==> inputs of exp/cedar <==
==> flow/design.v <==
module fsm(
input logic CLK_50M,
output logic [15:0] audiodata,
input logic [31:0] flash_mem_readdata,
input logic flash_mem_readdatavalid,
input logic reset,
input logic direction,
output logic [6:0] state,
input logic newclock1,
output flash_mem_read,
input logic idle,
output logic [15:0] out,
output [3:0] flash_mem_byteenable
);
parameter [6:0] start = 7'b000_0000;
parameter [6:0] read = 7'b010_0000;
parameter [6:0] waitread = 7'b110_1111;
parameter [6:0] play1 = 7'b101_1111;
parameter [6:0] play2 = 7'b111_1111;
always_ff @ (posedge CLK_50M, posedge reset)
	begin
	if (reset) begin
		state<=start;
		audiodata<=16'b0;
		end
	else 
		begin
		case(state)
		start: if(idle)begin
			state<=read;
			end
			else
			state<=start;
		read:begin
			state<=waitread;
			end
		waitread:begin
			if ( flash_mem_readdatavalid==1'b1) state<= play1;
			end	
		play1:
			begin 
			if (direction)
				begin
				if(newclock1) 
					begin
					state<=start;
					audiodata<= flash_mem_readdata [31:16];
					end
				else 
				audiodata<= flash_mem_readdata [31:16];
				end
			else
				begin 
				if(newclock1) 
					begin
					audiodata<= flash_mem_readdata [15:0];
					state<=play2;
					end
				else
				audiodata<= flash_mem_readdata [15:0];
				end
			end
		play2:
			begin 
			if (direction)
				begin
				if(newclock1) 
					begin
					state<=start;
					audiodata<= flash_mem_readdata [15:0];
					end
				else 
				audiodata<= flash_mem_readdata [15:0];
				end
			else
				begin
				if(newclock1) 
					begin
					state<=start;
					audiodata<= flash_mem_readdata [31:16];
					end
				else 
				audiodata<= flash_mem_readdata [31:16];
				end
			end
		default: state<=start;
		endcase
end 
		end 
assign flash_mem_read=~state[4];
assign flash_mem_byteenable={~state[3],~state[2],~state[1],~state[0]};
assign out =flash_mem_readdata[15:0];
endmodule 
module clockdiv (input logic [31:0] d,input logic [31:0] desiredfreq,input logic clk, input logic rst, output logic reset, output logic newclock);
always_ff @ (posedge clk, posedge rst)
begin
	if (rst)
		begin
		newclock<=1'b0;
		reset<=1'b0;
		end
	else if (d==((32'd25000000/(desiredfreq))-32'd1))
		begin
		newclock<=1'b1;
		reset<=1'b0;
		end
	else if (d>=((32'd50000000/(desiredfreq))-32'b1))
		begin
		newclock<=1'b0;
		reset<=1'b1;
		end
	else
		begin
		newclock<= newclock;
		reset<=1'b0;
		end
end
endmodule
module counter(input logic clk, input logic rst, input logic reset, output logic [31:0] Q);
always_ff @ (posedge clk, posedge rst)
begin 
	if (rst)
		Q<=32'b0;
	else if (reset)
		begin
		Q<=32'b1;
		end
	else
		Q<=Q+32'b1;
end
endmodule
module flipflop #(parameter width = 23)(input logic clk, input logic rst, input logic [width-1:0] d, output logic [width-1:0] q);
always_ff @(posedge clk, posedge rst)
if (rst) q<={width{1'b0}};
else q<=d;
endmodule
module keyboardaddr (input logic [22:0]  currentaddr,
	input logic D, E, B, F, R,
	output logic [1:0] state,
	input logic clk,
	input logic rst,
	input logic en,
output logic idle,
	output logic [22:0] nextaddr
	);
	parameter idleFW = 2'b00;
	parameter idleBW = 2'b01;
	parameter FW = 2'b10;
	parameter BW = 2'b11;
assign idle=state[1];	
	always_ff @ (posedge clk, posedge rst)
	begin
				if (rst) begin
					state<=idleFW;
					nextaddr<=23'b0;
				end
				else if (en)
					case(state)
					idleFW:	 
							if(R) begin		 
								state<=idleFW;
								nextaddr<=1'b0;
								end
							else if(B) begin  
								state<=idleBW;
								nextaddr<=currentaddr;	
								end
							else if(E) begin	 
								state<=FW;
								nextaddr<=currentaddr+1'b1;
								end
							else begin		 
								state<=idleFW;
								nextaddr<=currentaddr;
								end
					idleBW:
							if(R) begin		 
								state<=idleBW;
								nextaddr<=1'b0;
								end
							else if(F) begin		 
								state<=idleFW;
								nextaddr<=currentaddr;	
								end
							else if(B) begin		 
								state<=BW;
								nextaddr<=currentaddr+1'b1;
								end
							else begin		 
								state<=idleBW;
								nextaddr<=currentaddr;
								end
					FW:			
							if(currentaddr==32'h7ffff) begin
						nextaddr<=32'b0;
							end
							else if(R) begin		 
									state<=FW;
									nextaddr<=32'b0;
								end
								else if(B) begin		 
									state<=BW;
									nextaddr<=currentaddr-1'b1;	
								end
								else if(D) begin		 
									state<=idleFW;
									nextaddr<=currentaddr;
								end
								else begin		 
									state<=FW;
									nextaddr<=currentaddr+1'b1;						
								end
					BW:
			if(currentaddr==32'b0) begin
				nextaddr<=32'h7ffff;
				end
							else if(R) begin 
								state<=BW;
								nextaddr<=32'h7ffff;
								end
							else if(F) begin		 
								state<=FW;
								nextaddr<=currentaddr+1'b1;	
								end
							else if(D) begin		 
								state<=idleBW;
								nextaddr<=currentaddr;
								end
							else begin		 
								state<=BW;
								nextaddr<=currentaddr-1'b1;
								end
						default: state<= idleFW;
				endcase
			end
endmodule
module vDFF(clk, rst, en, in, out);
	input logic clk;
	input logic rst;
	input logic en;
	input logic [22:0] in;
	output logic [22:0] out;
	always_ff @(posedge clk, posedge rst)
		if (rst) out<=23'b0;
		else if (en) out<=in;
endmodule 
module keyboardint(kbd, D,E,B,F,R);
	input logic [7:0] kbd;
	output D,E,B,F,R;
parameter character_B =8'h42;
parameter character_D =8'h44;
parameter character_E =8'h45;
parameter character_F =8'h46;
parameter character_R =8'h52;
parameter character_lowercase_b= 8'h62;
parameter character_lowercase_d= 8'h64;
parameter character_lowercase_e= 8'h65;
parameter character_lowercase_f= 8'h66;
parameter character_lowercase_r= 8'h72;
		assign D = (character_D == kbd)| (character_lowercase_d == kbd);
		assign E = (character_E == kbd)| (character_lowercase_e == kbd);
		assign B = (character_B == kbd)| (character_lowercase_b == kbd);
		assign F = (character_F == kbd)| (character_lowercase_f == kbd);
		assign R = (character_R == kbd)| (character_lowercase_r == kbd);
endmodule
module keyintegration(clk,rst,addvalue,prevaddvalue,keys);
	input logic clk;
	input logic rst;
	input logic [2:0] keys;
	output logic [31:0] addvalue;
	input logic [31:0] prevaddvalue;
	always_ff @(posedge clk, posedge rst)begin
			if(rst) begin
				addvalue<=0;
			end
			else if(keys[2]) begin
				addvalue<=0;
			end
			else if(keys[1]) begin
				addvalue<=prevaddvalue+32'd1000;
			end
			else if(keys[0]) begin
				addvalue<=prevaddvalue-32'd1000;
			end
			else begin
				addvalue<=prevaddvalue;
			end
		end
endmodule
`default_nettype none
module ipod_player(
    input  logic        clk,
    input  logic        reset,
    input  logic [7:0]  kbd_ascii,
    input  logic        speed_up,
    input  logic        speed_down,
    input  logic        speed_reset,
    input  logic        direction,
    input  logic [31:0] flash_readdata,
    input  logic        flash_readdatavalid,
    output logic        flash_read,
    output logic [3:0]  flash_byteenable,
    output logic [22:0] flash_address,
    output logic [15:0] audio_data,
    output logic        sample_clk
);
logic D,B,E,F,R;
logic [1:0] state2;
logic idle;
logic [6:0] state;
logic [15:0] out;
logic [22:0] nextaddress;
logic [22:0] currentaddress;
logic newclock1;
logic newclock1_q;
logic addr_en;
logic [31:0] d1;
logic resetcounter1;
logic [31:0] prevaddvalue;
logic [31:0] addvalue;
logic edgeclock1;
keyintegration speedcontrol(.clk(clk),.rst(reset),.addvalue(addvalue),.prevaddvalue(prevaddvalue),.keys({speed_reset,speed_up,speed_down}));
flipflop #(32) addvalueff (.clk(clk), .rst(reset), .d(addvalue), .q(prevaddvalue));
clockdiv div1 (.d(d1),.desiredfreq(32'd22000+addvalue),.clk(clk),.rst(reset),.reset(resetcounter1),.newclock(newclock1));
counter counter1 (.clk(clk), .rst(reset), .reset(resetcounter1), .Q(d1));
always_ff @(posedge clk, posedge reset)
    if (reset) newclock1_q <= 1'b0;
    else       newclock1_q <= newclock1;
assign addr_en = newclock1 & ~newclock1_q;
keyboardaddr addressset (.currentaddr(currentaddress),.clk(clk),.rst(reset),.en(addr_en),.idle(idle),.state(state2),.D(D),.E(E),.B(B),.F(F),.R(R),.nextaddr(nextaddress));
keyboardint keyboardinput (.kbd(kbd_ascii), .D(D), .E(E), .B(B), .F(F), .R(R));
vDFF addrVDFF(.clk(clk),.rst(reset),.en(addr_en),.in(nextaddress),.out(currentaddress));
doublesync newclock_doublsync(.indata(newclock1), .outdata(edgeclock1), .clk(clk), .reset(reset));
fsm flash(
.CLK_50M(clk),
.direction(direction),
.audiodata(audio_data),
.flash_mem_readdata(flash_readdata),
.flash_mem_readdatavalid(flash_readdatavalid),
.reset(reset),
.state(state),
.out(out),
.idle(idle),
.newclock1(edgeclock1),
.flash_mem_byteenable(flash_byteenable),
.flash_mem_read(flash_read)
);
assign flash_address = currentaddress[22:0];
assign sample_clk = newclock1;
endmodule
module doublesync(input logic indata, input logic clk, input logic reset, output logic outdata);
logic reg1;
always_ff @(posedge clk, posedge reset)
    if (reset) begin
        reg1 <= 1'b0;
        outdata <= 1'b0;
    end else begin
        reg1 <= indata;
        outdata <= reg1;
    end
endmodule
`default_nettype wire
==> flow/run.sh <==
#!/bin/bash
# the make line also repeats each setting of config.mk as NAME=value (left out here)
make -C /OpenROAD-flow-scripts/flow DESIGN_CONFIG=/design/flow/config.mk WORK_HOME=/design/flow/orfs CLKGATE_MAP_FILE= finish
==> flow/config.mk <==
export PLATFORM = sky130hd
export DESIGN_NAME = ipod_player
export DESIGN_NICKNAME = ipod_player
export VERILOG_FILES = /design/flow/design.v
export SDC_FILE = /design/flow/constraint.sdc
export NUM_CORES = 4
export LEC_CHECK = 0
export CAP_MARGIN = 15
export CORE_MARGIN = 2
export CORE_UTILIZATION = 40
export CTS_CLUSTER_SIZE = 52
export GPL_TIMING_DRIVEN = 0
export MAX_ROUTING_LAYER = met4
export MIN_ROUTING_LAYER = met2
export PLACE_DENSITY_LB_ADDON = 0.09
export SETUP_SLACK_MARGIN = 5.0
export SLEW_MARGIN = 20
export TNS_END_PERCENT = 20
==> flow/constraint.sdc <==
create_clock -name core_clock -period 132.0 [get_ports {clk}]
set_input_delay 26.4000 -clock core_clock [delete_from_list [all_inputs] [get_ports {clk}]]
set_output_delay 26.4000 -clock core_clock [all_outputs]
set_load 0.01 [all_outputs]
==> exp/harbor: changes against exp/cedar <==
CAP_MARGIN = 20   (was 15)
CTS_CLUSTER_SIZE = not set   (was 52)
GPL_TIMING_DRIVEN = not set   (was 0)
MAX_ROUTING_LAYER = not set   (was met4)
MIN_ROUTING_LAYER = not set   (was met2)
PLACE_DENSITY_LB_ADDON = not set   (was 0.09)
SETUP_SLACK_MARGIN = -2.0   (was 5.0)
TNS_END_PERCENT = not set   (was 20)
==> flow/constraint.sdc (replaced) <==
create_clock -name core_clock -period 93.1 [get_ports {clk}]
set_input_delay 18.6200 -clock core_clock [delete_from_list [all_inputs] [get_ports {clk}]]
set_output_delay 18.6200 -clock core_clock [all_outputs]
set_load 0.01 [all_outputs]
==> exp/fjord: changes against exp/cedar <==
ABC_AREA = 1   (was not set)
CAP_MARGIN = 0   (was 15)
CORE_ASPECT_RATIO = 0.89   (was not set)
CORE_UTILIZATION = 71   (was 40)
CTS_CLUSTER_DIAMETER = 345   (was not set)
CTS_CLUSTER_SIZE = 32   (was 52)
GPL_TIMING_DRIVEN = not set   (was 0)
MAX_ROUTING_LAYER = not set   (was met4)
MIN_ROUTING_LAYER = not set   (was met2)
PLACE_DENSITY = 0.67   (was not set)
PLACE_DENSITY_LB_ADDON = not set   (was 0.09)
SETUP_SLACK_MARGIN = 5   (was 5.0)
TNS_END_PERCENT = 5   (was 20)
==> flow/constraint.sdc (replaced) <==
create_clock -name core_clock -period 45.7 [get_ports {clk}]
set_input_delay 9.1400 -clock core_clock [delete_from_list [all_inputs] [get_ports {clk}]]
set_output_delay 9.1400 -clock core_clock [all_outputs]
set_load 0.01 [all_outputs]
==> notes <==
- exp/harbor completed with no timing, DRC or antenna violations. exp/cedar never finished: it broke off in global routing. exp/fjord died in detailed placement.
- Of exp/cedar and exp/fjord, exp/fjord has the higher synthesized cell count (gap 7.2%, measured against exp/fjord).
- Die size: exp/harbor is higher than exp/fjord (about 90%).
- Between exp/cedar and exp/fjord, the lower area after synthesis is in exp/fjord (gap about 5.5%, measured against exp/fjord).
